==> inputs of job 5685 <==
==> flow/design.v <==
module complex_adder_subtractor #(
    parameter WIDTH=32
) (
    input [WIDTH-1:0] a,
    input [WIDTH-1:0] b,
    input addNotSub,
    output reg [WIDTH-1:0] result
);
    always @(*) begin
        if (addNotSub) begin
            result[WIDTH-1:WIDTH/2] = a[WIDTH-1:WIDTH/2] + b[WIDTH-1:WIDTH/2];
            result[WIDTH/2-1:0] = a[WIDTH/2-1:0] + b[WIDTH/2-1:0];
        end else begin
            result[WIDTH-1:WIDTH/2] = a[WIDTH-1:WIDTH/2] - b[WIDTH-1:WIDTH/2];
            result[WIDTH/2-1:0] = a[WIDTH/2-1:0] - b[WIDTH/2-1:0];
        end
    end
endmodule
module complex_multiplier #(
    parameter WIDTH=32
) (
    input [WIDTH-1:0] a,
    input [WIDTH-1:0] b,
    output [2*WIDTH-1:0] result
);
    wire signed [WIDTH-1:0] a_real = { {(WIDTH/2+1){a[WIDTH/2-1]}}, a[WIDTH/2-1:0] };
    wire signed [WIDTH-1:0] b_real = { {(WIDTH/2+1){b[WIDTH/2-1]}}, b[WIDTH/2-1:0] };
    wire signed [WIDTH-1:0] a_img = { {(WIDTH/2+1){a[WIDTH-1]}}, a[WIDTH-1:WIDTH/2] };
    wire signed [WIDTH-1:0] b_img = { {(WIDTH/2+1){b[WIDTH-1]}}, b[WIDTH-1:WIDTH/2] };
    wire signed [WIDTH-1:0] result_real = a_real * b_real - a_img * b_img;
    wire signed [WIDTH-1:0] result_img = a_real * b_img + a_img * b_real;
    assign result[WIDTH-1:0] = result_real;
    assign result[2*WIDTH-1:WIDTH] = result_img;
endmodule
module complex_mean_square (
    input wire i_clk,
    input wire i_arst,
    input wire i_en,
    input wire [2:0] i_log2_samples,
    input wire        i_valid,
    input wire [31:0] i_y,
    input wire [31:0] i_y_hat,
    output reg        o_valid,
    output reg [63:0] o_data
);
    wire [31:0] y_diff_w;
    wire [63:0] sq_diff_complex_w;
    wire        sq_diff_valid_w;
    wire [63:0] sum_res_w;
    wire [8:0]  num_samples_w = 1 << i_log2_samples;
    reg [8:0]  sample_rx_cnt_r;
    reg [8:0]  sample_proc_cnt_r;
    reg [1:0]  state_r, next_state_r;
    localparam S_IDLE      = 2'b00;
    localparam S_INIT      = 2'b01;
    localparam S_COMPUTING = 2'b10;
    localparam S_FINALIZE  = 2'b11;
    complex_adder_subtractor #(.WIDTH(32)) y_difference_module (
        .a(i_y),
        .b(i_y_hat),
        .addNotSub(1'b0),
        .result(y_diff_w)
    );
    complex_multiplier cpow_calculator (
        .a(y_diff_w),
        .b(y_diff_w),
        .result(sq_diff_complex_w)
    );
    assign sq_diff_valid_w = i_valid;
    complex_adder_subtractor #(.WIDTH(64)) square_sum (
        .a(o_data),  
        .b(sq_diff_complex_w),
        .addNotSub(1'b1),
        .result(sum_res_w)
    );
    always @(posedge i_clk or posedge i_arst) begin
        if (i_arst)
            state_r <= S_IDLE;
        else
            state_r <= next_state_r;
    end
    always @(*) begin
        next_state_r = state_r;
        case (state_r)
            S_IDLE:      if (i_en) next_state_r = S_INIT;
            S_INIT:      next_state_r = S_COMPUTING;
            S_COMPUTING: if (sample_rx_cnt_r == num_samples_w && sample_proc_cnt_r == num_samples_w)
                             next_state_r = S_FINALIZE;
            S_FINALIZE:  next_state_r = S_IDLE;
            default:     next_state_r = S_IDLE;
        endcase
    end
    always @(posedge i_clk or posedge i_arst) begin
        if (i_arst) begin
            o_valid           <= 1'b0;
            o_data            <= 64'b0;
            sample_rx_cnt_r   <= 9'b0;
            sample_proc_cnt_r <= 9'b0;
        end else begin
            o_valid <= 1'b0;  
            case (state_r)
                S_INIT: begin
                    o_data            <= 64'b0;
                    sample_rx_cnt_r   <= 9'b0;
                    sample_proc_cnt_r <= 9'b0;
                end
                S_COMPUTING: begin
                    sample_rx_cnt_r <= sample_rx_cnt_r;
                    sample_proc_cnt_r <= sample_proc_cnt_r;
                    if (i_valid && sample_rx_cnt_r < num_samples_w) begin
                        sample_rx_cnt_r <= sample_rx_cnt_r + 1;
                    end
                    if (sq_diff_valid_w && !(sample_proc_cnt_r == num_samples_w)) begin
                        sample_proc_cnt_r <= sample_proc_cnt_r + 1;
                        o_data <= sum_res_w;
                    end
                end
                S_FINALIZE: begin
					o_valid        <= 1'b1;  
					o_data[31:0]   <= $signed(o_data[31:0]) >>> i_log2_samples;
					o_data[63:32]  <= $signed(o_data[63:32]) >>> i_log2_samples;
                end
            endcase
        end
    end
endmodule
==> flow/run.sh <==
#!/bin/bash
# the make line also repeats each setting of config.mk as NAME=value (left out here)
make -C /OpenROAD-flow-scripts/flow DESIGN_CONFIG=/design/flow/config.mk WORK_HOME=/design/flow/orfs CLKGATE_MAP_FILE= finish
==> flow/config.mk <==
export PLATFORM = sky130hd
export DESIGN_NAME = complex_mean_square
export DESIGN_NICKNAME = complex_mean_square
export VERILOG_FILES = /design/flow/design.v
export SDC_FILE = /design/flow/constraint.sdc
export NUM_CORES = 4
export LEC_CHECK = 0
export CAP_MARGIN = 20
export CELL_PAD_IN_SITES_DETAIL_PLACEMENT = 0
export CORE_MARGIN = 2
export CORE_UTILIZATION = 72
export CTS_CLUSTER_SIZE = 49
export GPL_TIMING_DRIVEN = 1
export HOLD_SLACK_MARGIN = -0.09
export PLACE_DENSITY = 0.65
export SETUP_SLACK_MARGIN = -0.55
export SLEW_MARGIN = 10
export TNS_END_PERCENT = 20
==> flow/constraint.sdc <==
create_clock -name core_clock -period 10.0 [get_ports {i_clk}]
set_input_delay 2.0000 -clock core_clock [delete_from_list [all_inputs] [get_ports {i_clk}]]
set_output_delay 2.0000 -clock core_clock [all_outputs]
set_load 0.01 [all_outputs]
==> inputs of job 5658, as changes to job 5685 <==
CAP_MARGIN = 30   (was 20)
CELL_PAD_IN_SITES_DETAIL_PLACEMENT = not set   (was 0)
CTS_CLUSTER_SIZE = not set   (was 49)
GPL_TIMING_DRIVEN = not set   (was 1)
HOLD_SLACK_MARGIN = not set   (was -0.09)
MAX_ROUTING_LAYER = met4   (was not set)
PLACE_DENSITY = not set   (was 0.65)
SETUP_SLACK_MARGIN = not set   (was -0.55)
SLEW_MARGIN = 20   (was 10)
TNS_END_PERCENT = not set   (was 20)
==> flow/constraint.sdc (replaced) <==
create_clock -name core_clock -period 10.3 [get_ports {i_clk}]
set_input_delay 2.0600 -clock core_clock [delete_from_list [all_inputs] [get_ports {i_clk}]]
set_output_delay 2.0600 -clock core_clock [all_outputs]
set_load 0.01 [all_outputs]
==> inputs of job 3806, as changes to job 5685 <==
ABC_AREA = 1   (was not set)
CTS_CLUSTER_DIAMETER = 91   (was not set)
CTS_CLUSTER_SIZE = 15   (was 49)
HOLD_SLACK_MARGIN = not set   (was -0.09)
PLACE_DENSITY = 0.8   (was 0.65)
SETUP_SLACK_MARGIN = 1.57   (was -0.55)
SLEW_MARGIN = 40   (was 10)
==> flow/constraint.sdc (replaced) <==
create_clock -name core_clock -period 5.18 [get_ports {i_clk}]
set_input_delay 1.0360 -clock core_clock [delete_from_list [all_inputs] [get_ports {i_clk}]]
set_output_delay 1.0360 -clock core_clock [all_outputs]
set_load 0.01 [all_outputs]
==> results <==
item	job 5685	job 5658	job 3806
Result of the run	complete, but fails checks	complete, but fails checks	did not finish
Failing step	-	-	global routing (5_1_grt)
Violated checks	negative setup slack	negative setup slack	-
Instance area at placement	43600 µm²	43800 µm²	46100 µm²
Total die size	53000 µm²	53000 µm²	54700 µm²
Antenna diodes	0	9	-
Clock latency reported for the late side of the worst-skew pair	0.39 ns	0.39 ns	-
Simple-Gate Fraction of Synth Area	0.113	0.113	0.175
Headroom to the max-slew limit	0.306	0.218	-
Worst slew pin tran	1.04 ns	1.16 ns	-
Worst Path Required	10.25 ns	10.54 ns	-
Multi-input combinational cell area	31600 µm²	32000 µm²	-
Synthesis area per yosys	36900 µm²	36900 µm²	38100 µm²
Weighted congestion reported at the end of routability-driven placement	1.01	0.989	1.05
Post-Synthesis Cells	4072	4072	4822
Final setup violation count	37	31	-
Initial DRC count	3825	4048	-
Count of fill cells added during filler insertion	2286	2108	-
Worst-path fanout max	4	12	-
Post-route design area	45200 µm²	45800 µm²	-
Post-CTS sizing	118	208	617

========
==> job 4869 <==
Starts from the design.v that is shown in full above.
clock: 13.5 ns
lec_check: 0
cap_margin: 20
cell_pad_in_sites_detail_placement: 1
cell_pad_in_sites_global_placement: 1
core_margin: 2
core_utilization: 40
gpl_timing_driven: 0
hold_slack_margin: -0.05
max_routing_layer: met4
slew_margin: 20
tns_end_percent: 5
run.sh (not shown) runs the stock make flow with config.mk's settings and CLKGATE_MAP_FILE=.
==> job 2899 (differences from job 4869) <==
Settings changed: CELL_PAD_IN_SITES_DETAIL_PLACEMENT 1 to 2, CELL_PAD_IN_SITES_GLOBAL_PLACEMENT 1 to unset, CORE_MARGIN 2 to 9, GPL_ROUTABILITY_DRIVEN set to 0, GPL_TIMING_DRIVEN 0 to unset, HOLD_SLACK_MARGIN -0.05 to unset, MAX_ROUTING_LAYER met4 to unset, MIN_ROUTING_LAYER set to met2, TNS_END_PERCENT 5 to 25.
==> out/metrics.yaml <==
placement:
  hpwl_mm: 155
  port_buffers: 135
  place_ws_ns: -1.00
  dp.cells: 5339
run_status:
  tool.error: "[ERROR GRT-0232] Routing congestion too high. Check the congestion heatmap in the GUI."
  haltStage: "global routing"
  outcome: "aborted with a tool error"
global_routing:
  grt-ovfl-total: 85
  grt-busiest-layer: "met3"
  met2_usage: 0.724
floorplanning:
  fp_util: 0.407
  die_y_um: 322
  coreArea_um2: 90700
clock_network:
  cts_setup_buffers: 7
Source of the figures above: job 2899

==> out/metrics.yaml <==
global_routing:
  grt-busiest-layer: "met2"
  met2_usage: 0.502
  grt-ovfl-total: 0
floorplanning:
  fp_util: 0.403
  coreArea_um2: 91500
  io_pins: 136
finish:
  mi_logic_area_um2: 30800
clock_network:
  cts_setup_buffers: 4
  cts_buffers: 9
placement:
  place_ws_ns: -1.97
  hpwl_mm: 118
  dp.cells: 5407
synth:
  synth_cell_types: 78
routing:
  wire_per_inst_um: 26.0
  via_per_inst: 5.40
sta:
  clock.fmax_mhz: 75.6
run_status:
  outcome: "complete, no violations"
run:
  timing.max_cap.violations: 0
Source of the figures above: job 4869


========
==> run a <==
RTL: the design.v shown in full above, as it stands there.
Settings: LEC_CHECK=0, ABC_AREA=0, CAP_MARGIN=25, CELL_PAD_IN_SITES_DETAIL_PLACEMENT=0, CORE_ASPECT_RATIO=0.54, CORE_MARGIN=9, CORE_UTILIZATION=31, GPL_ROUTABILITY_DRIVEN=1, GPL_TIMING_DRIVEN=1, HOLD_SLACK_MARGIN=0.04, MAX_ROUTING_LAYER=met4, MIN_ROUTING_LAYER=met1, PLACE_DENSITY_LB_ADDON=0.02, SLEW_MARGIN=40, TNS_END_PERCENT=80; clock period 7.64 ns.
==> inputs of run b, as changes to run a <==
Settings changed: ABC_AREA 0 to unset, CAP_MARGIN 25 to 20, CELL_PAD_IN_SITES_DETAIL_PLACEMENT 0 to unset, CORE_ASPECT_RATIO 0.54 to unset, CORE_MARGIN 9 to 2, CORE_UTILIZATION 31 to 72, GPL_ROUTABILITY_DRIVEN 1 to unset, GPL_TIMING_DRIVEN 1 to unset, HOLD_SLACK_MARGIN 0.04 to -0.08, MIN_ROUTING_LAYER met1 to unset, PLACE_DENSITY_LB_ADDON 0.02 to unset, SLEW_MARGIN 40 to 20, TNS_END_PERCENT 80 to unset.
==> flow/constraint.sdc (replaced) <==
create_clock -name core_clock -period 9.57 [get_ports {i_clk}]
set_input_delay 1.9140 -clock core_clock [delete_from_list [all_inputs] [get_ports {i_clk}]]
set_output_delay 1.9140 -clock core_clock [all_outputs]
set_load 0.01 [all_outputs]
==> inputs of run c, as changes to run a <==
Settings changed: ABC_AREA 0 to unset, CAP_MARGIN 25 to 20, CELL_PAD_IN_SITES_DETAIL_PLACEMENT 0 to unset, CORE_ASPECT_RATIO 0.54 to unset, CORE_MARGIN 9 to 2, CORE_UTILIZATION 31 to 72, GPL_ROUTABILITY_DRIVEN 1 to unset, GPL_TIMING_DRIVEN 1 to unset, HOLD_SLACK_MARGIN 0.04 to -0.09, MIN_ROUTING_LAYER met1 to unset, PLACE_DENSITY_LB_ADDON 0.02 to unset, SLEW_MARGIN 40 to 20, TNS_END_PERCENT 80 to unset.
==> flow/constraint.sdc (replaced) <==
create_clock -name core_clock -period 10.3 [get_ports {i_clk}]
set_input_delay 2.0600 -clock core_clock [delete_from_list [all_inputs] [get_ports {i_clk}]]
set_output_delay 2.0600 -clock core_clock [all_outputs]
set_load 0.01 [all_outputs]
==> Flow_metrics.wiki <==
=== Synthesis and place and route ===
{| class="wikitable"
! Metric !! Value
|-
| Post-route clock period utilization || 1.384
|-
| Chip Height || 271.4 um
|-
| RSZ-0062 raised after global routing || yes
|-
| Fail Reasons || setup timing
|-
| Met2 layer wire length in the routed design || 52240 um
|-
| Worst reg2reg startpoint || o_data[15]
|-
| Final WL || 145600 um
|-
| Total number of tap cells || 1551
|-
| Final setup violating endpoints || 51
|-
| Total half-perimeter wirelength after legalization and detailed placement || 127500 um
|-
| Status || finished with violations
|-
| Final worst-path setup slack || -2.930 ns
|-
| Instance area at placement || 45990 um2
|}
the above is filed under run a

==> Flow_metrics.wiki <==
=== Synthesis and place and route ===
{| class="wikitable"
! Metric !! Value
|-
| Status || finished with violations
|-
| Met2 layer wire length in the routed design || 61600 um
|-
| Total number of tap cells || 672
|-
| Fail Reasons || setup timing
|-
| Final worst-path setup slack || -1.183 ns
|-
| RSZ-0062 raised after global routing || yes
|-
| Final setup violating endpoints || 29
|}
the above is filed under run c

==> Flow_metrics.wiki <==
== Implementation results ==
{| class="wikitable"
! Metric !! Value
|-
| Error || [ERROR GRT-0232] Routing congestion too high. Check the congestion heatmap in the GUI.
|-
| Stage reached || global routing
|-
| Total half-perimeter wirelength after legalization and detailed placement || 98710 um
|-
| Chip Height || 230.3 um
|-
| Flip-flops with a built-in enable || 0
|-
| Fraction of synthesized cell area taken by the top area cell type || 0.4474
|-
| I/O pins || 136
|-
| Distinct lib cells || 78
|-
| Post-cts hold-fix buffer tally || 0
|-
| Width of the die || 230.3 um
|-
| Instance area at placement || 44100 um2
|-
| Status || aborted with a tool error
|-
| Commonest register cell after synthesis || dfrtp_1
|-
| Top-count cell post-synth || inv_1
|}
the above is filed under run b


========
==> run B <==
RTL: the design.v shown in full above, as it stands there.
clock: 13.5 ns
lec_check: 0
cap_margin: 20
core_margin: 2
core_utilization: 40
slew_margin: 20
==> run M (differences from run B) <==
- CELL_PAD_IN_SITES_DETAIL_PLACEMENT: not set -> 1
- GPL_TIMING_DRIVEN: not set -> 0
- HOLD_SLACK_MARGIN: not set -> -0.05
==> run D (differences from run B) <==
- CORE_UTILIZATION: 40 -> 70
- MAX_ROUTING_LAYER: not set -> met4
==> flow/constraint.sdc (replaced) <==
create_clock -name core_clock -period 11.1 [get_ports {i_clk}]
set_input_delay 2.2200 -clock core_clock [delete_from_list [all_inputs] [get_ports {i_clk}]]
set_output_delay 2.2200 -clock core_clock [all_outputs]
set_load 0.01 [all_outputs]
==> qor summary <==
|  | run D | run M | run B |
|---|---|---|---|
| Status | complete, but fails checks | complete, no violations | complete, no violations |
| Layout check failures | setup timing | - | - |
| Met1 capacity usage during global routing | 51.8% | 37.9% | 32.8% |
| Combinational cell area excluding buffers and inverters | 31500 µm² | 30900 µm² | 30600 µm² |
| Clock buffer instance count of the final layout | 9 | 10 | 10 |
| Number of tap cells inserted | 688 | 1186 | 1186 |
| Cells resized by post-CTS repair | 123 | 58 | 0 |
| Clock network contribution to total cell area | 0.726% | 0.784% | 0.780% |
| Via count of the first global-routing pass | 33400 | 34200 | 30200 |
| CTS clk-pin slew, worst paths | 0.08 ns | 0.07 ns | 0.07 ns |
| Global Route met2 Usage | 68.8% | 49.1% | 41.1% |
| Placed Cells | 5254 | 5402 | 5355 |
| Total of fill cells in the finished design | 3062 | 10600 | 8933 |
| Placeable core region | 52300 µm² | 91500 µm² | 91500 µm² |
| Number of antenna diodes | 3 | 0 | 0 |
| Detailed-routing wirelength on met1 | 38700 µm | 53300 µm | 46300 µm |
| Slew at the pin closest to its max-slew limit | 1.03 ns | 1.19 ns | 0.936 ns |
